run A:
==> flow/design.v <==
`timescale 1ns / 1ps
module apb_master#(parameter addr_width =5 , data_width = 16) (
    input bit pclk,                   
    input bit preset_n,               
    input logic pready,               
    input logic transfer,             
    input logic [data_width - 1 : 0] prdata,  
    input logic [addr_width - 1 : 0] apb_paddr,  
    input logic [data_width - 1 : 0] apb_pwdata,  
    input logic apb_control,          
    output logic [addr_width - 1 : 0] paddr,  
    output logic pselx,               
    output bit penable,               
    output logic pwrite,              
    output logic [data_width - 1 : 0] pwdata,  
    output logic [data_width / 8 - 1 : 0] pstrb,  
    output logic [data_width - 1 : 0] apb_prdata  
);
localparam logic [2:0] idle   = 3'b001;  
localparam logic [2:0] setup  = 3'b010;  
localparam logic [2:0] access = 3'b100;  
logic [2:0] present_state, next_state;   
logic [data_width - 1 : 0] temp_apb_prdata;
always_ff @(posedge pclk, negedge preset_n) begin
    if (!preset_n)
        present_state <= idle;       
    else
        present_state <= next_state;  
end
always_comb begin
    case (present_state)
        idle: begin
            if (transfer) begin
                next_state = setup;
            end else begin
                next_state = idle;
            end
        end
        setup: begin
            if (transfer) begin 
                next_state = access;
            end else begin
                next_state = idle;
            end
        end
        access: begin
            if (pready == 'b1) begin
                next_state = idle;
            end else begin
                next_state = access;  
            end
        end
        default: next_state = idle;   
    endcase
end
always_comb begin
    case (present_state)
        idle: begin
            pselx   = 'b0;   
            penable = 'b0;   
        end
        setup: begin
            pselx   = 'b1;   
            penable = 'b0;   
        end
        access: begin
            pselx   = 'b1;   
            penable = 'b1;   
        end
        default: begin
            pselx   = 'b0;
            penable = 'b0;
        end
    endcase
end           
always_comb begin
    if ((present_state == setup) || (present_state == access)) begin
        paddr = apb_paddr;  
        if (apb_control) begin  
            pwdata = apb_pwdata;
        end else begin  
            pwdata = 'b0;
        end
    end else begin  
        paddr = 'b0;
        pwdata = 'b0;
    end
end
always_ff @(posedge pclk, negedge preset_n) begin
    if (!preset_n) begin
        temp_apb_prdata <= '0;
    end else if (pready && !apb_control) begin
        temp_apb_prdata <= prdata;
    end
end
always_comb begin
    if (pwrite && pselx && penable) begin
        pstrb = {data_width / 8 {1'b1}};
    end else begin
        pstrb = 'b0;  
    end
end
assign pwrite = apb_control;
assign apb_prdata=temp_apb_prdata;
endmodule
`timescale 1ns / 1ps
module apb_slave#(
    parameter addr_width = 5,
    parameter data_width = 16
)(
    input  logic pclk,
    input  logic preset_n,
    input  logic pselx,
    input  logic penable,
    input  logic pwrite,
    input  logic [addr_width - 1 : 0] paddr,
    input  logic [data_width - 1 : 0] pwdata,
    output logic [data_width - 1 : 0] apb_spwdata,
    output logic [data_width - 1 : 0] prdata,
    output logic pready
);
    logic [data_width-1:0] mem [0:2**addr_width]; 
    typedef enum logic [1:0] {
        IDLE = 2'b00,
        SETUP = 2'b01,
        ACCESS = 2'b10
    } state_t;
    state_t present_state, next_state;
    always_ff @(posedge pclk or negedge preset_n) begin
        if (!preset_n)
            present_state <= IDLE;
        else
            present_state <= next_state;
    end 
    always_comb begin
        case (present_state)
            IDLE: begin
                if (pselx && !penable)  
                    next_state = SETUP;
                else
                    next_state = IDLE;
            end
            SETUP: begin
                if (pselx && penable)  
                    next_state = ACCESS;
                else
                    next_state = IDLE;
            end
            ACCESS: begin
                if (!pselx)  
                    next_state = IDLE;
                else
                    next_state = SETUP;  
            end
            default: next_state = IDLE;
        endcase
    end
    always_ff @(posedge pclk or negedge preset_n) begin
        if (!preset_n)
            pready <= 1'b0;
        else if (present_state == ACCESS)
            pready <= 1'b1;
        else
            pready <= 1'b0;
    end
    always_ff @(posedge pclk) begin
       if (pready && pwrite) begin
            mem[paddr] <= pwdata;
            apb_spwdata <= pwdata;
        end
    end
    always_ff @(posedge pclk) begin
        if (pready && !pwrite)
            prdata <= mem[paddr];
    end
endmodule
`timescale 1ns / 1ps
module apb_wrapper#(parameter addr_width = 5, data_width = 16)(
    input bit pclk,                   
    input bit preset_n,               
    input logic transfer,  
    input logic [addr_width - 1 : 0] apb_paddr,  
    input logic [data_width - 1 : 0] apb_pwdata,  
    input logic apb_control ,         
    output logic [data_width - 1 : 0] apb_spwdata,   
    output logic [data_width - 1 : 0] apb_prdata  
    );
    logic [addr_width-1:0] paddr;
    logic pselx;
    bit penable;
    logic pwrite;
    logic [data_width-1:0] pwdata;
    logic [data_width/8-1:0] pstrb; 
    logic                    pready;
    logic [data_width -1:0]  prdata;
    apb_master #(.addr_width(addr_width), .data_width(data_width)) DUT (
        .pclk(pclk),
        .preset_n(preset_n),
        .pready(pready),
        .transfer(transfer),
        .prdata(prdata),
        .apb_paddr(apb_paddr),
        .apb_pwdata(apb_pwdata),
        .apb_control(apb_control),
        .paddr(paddr),
        .pselx(pselx),
        .penable(penable),
        .pwrite(pwrite),
        .pwdata(pwdata),
        .pstrb(pstrb),
        .apb_prdata(apb_prdata)
    );
     apb_slave #(
        .addr_width(addr_width),
        .data_width(data_width)
    ) dut (
        .pclk       (pclk),
        .preset_n   (preset_n),
        .pselx      (pselx),
        .penable    (penable),
        .pwrite     (pwrite),
        .paddr      (paddr),
        .pwdata     (pwdata),
        .apb_spwdata(apb_spwdata),
        .prdata     (prdata),
        .pready     (pready)
    );
endmodule
Settings: LEC_CHECK=0, CAP_MARGIN=20, CORE_MARGIN=2, CORE_UTILIZATION=70, PLACE_DENSITY_LB_ADDON=0.06, SETUP_SLACK_MARGIN=0.82, SLEW_MARGIN=20; clock period 3.1 ns.
run.sh (not shown) runs the stock make flow with config.mk's settings and CLKGATE_MAP_FILE=.
Run A completed; timing, DRC and antenna clean
Inputs modified between run A and run B:
- changing CORE_UTILIZATION from 70 to 40
- removing PLACE_DENSITY_LB_ADDON (formerly 0.06)
- removing SETUP_SLACK_MARGIN (formerly 0.82)
- changing the clock period (ns, I/O delays scaled along) from 3.1 to 4.09
- Run A consumes more power than run B.
- In summary, run B completed successfully, with a layout that passed the timing, DRC and antenna checks.
- Relative to run A, hold slack has increased by 0.16 ns in run B.
- Run B vs run A: total power per unit cell area down by more than 10%
- Run comparison: run B worst setup path startpoint apb_paddr[1]; run A worst setup path startpoint DUT.present_state[2]
- In the metrics for run B and run A, the one carrying the lower synthesis-to-layout area growth is run B.
- Standard-cell row count: run B vs run A up 20
- Compared to run A, run B has final instance area about 4.6% lower.
- Run A → run B: switching part of the total fell by 0.26 points; final worst-path cycle share fell by 5.6 points; sequential power fell by about 24%; setup slack rose by 0.41 ns.
Setup changes, run B to run C
- CORE_UTILIZATION changed from 40 to 52
--- outcome ---
Run B and run C ended up with nearly the same total of hold buffers inserted after clock tree synthesis.
Detailed-route vias per instance sits higher in run C than in run B.
Across both runs, combinational group power was lower for run C than for run B.
Looking only at share of total power in sequential cells, and setting everything else aside, the lower value of run B and run C goes to run B.
Relative to run B, run C improves overall power of the completed layout.
Run B leaves less setup margin than run C.
Between run C and run B, it is run C whose die area is lower, by 23%.
In the tables for run B and run C, total met2 wirelength after detailed routing reads higher with run B.
Run B -> run C: total area of sequential cells delta 0, exact match
Changes in run D relative to run C:
- CORE_UTILIZATION changed from 52 to 44
- the clock period (ns, I/O delays scaled along) changed from 4.09 to 3.86
## What came out
For run D and run C, there was not a single run that failed to finish clean.
Measured against run C, the total power draw of run D comes out at 1.07 times the reference value.
Run D vs run C — slack of the critical path dropped 0.22 ns.
Run D vs run C — register-to-register setup slack dropped 0.27 ns.
Sort run D and run C by global-route usage desc -> top: run C
Slowest stage cell on the critical path: a222oi_1 -> run C, dfrtp_1 -> run D
Run D has length of the first detailed-routing pass in iterations below what run C had.
Power figures rest on the tool's default switching activity, not on a simulated workload.
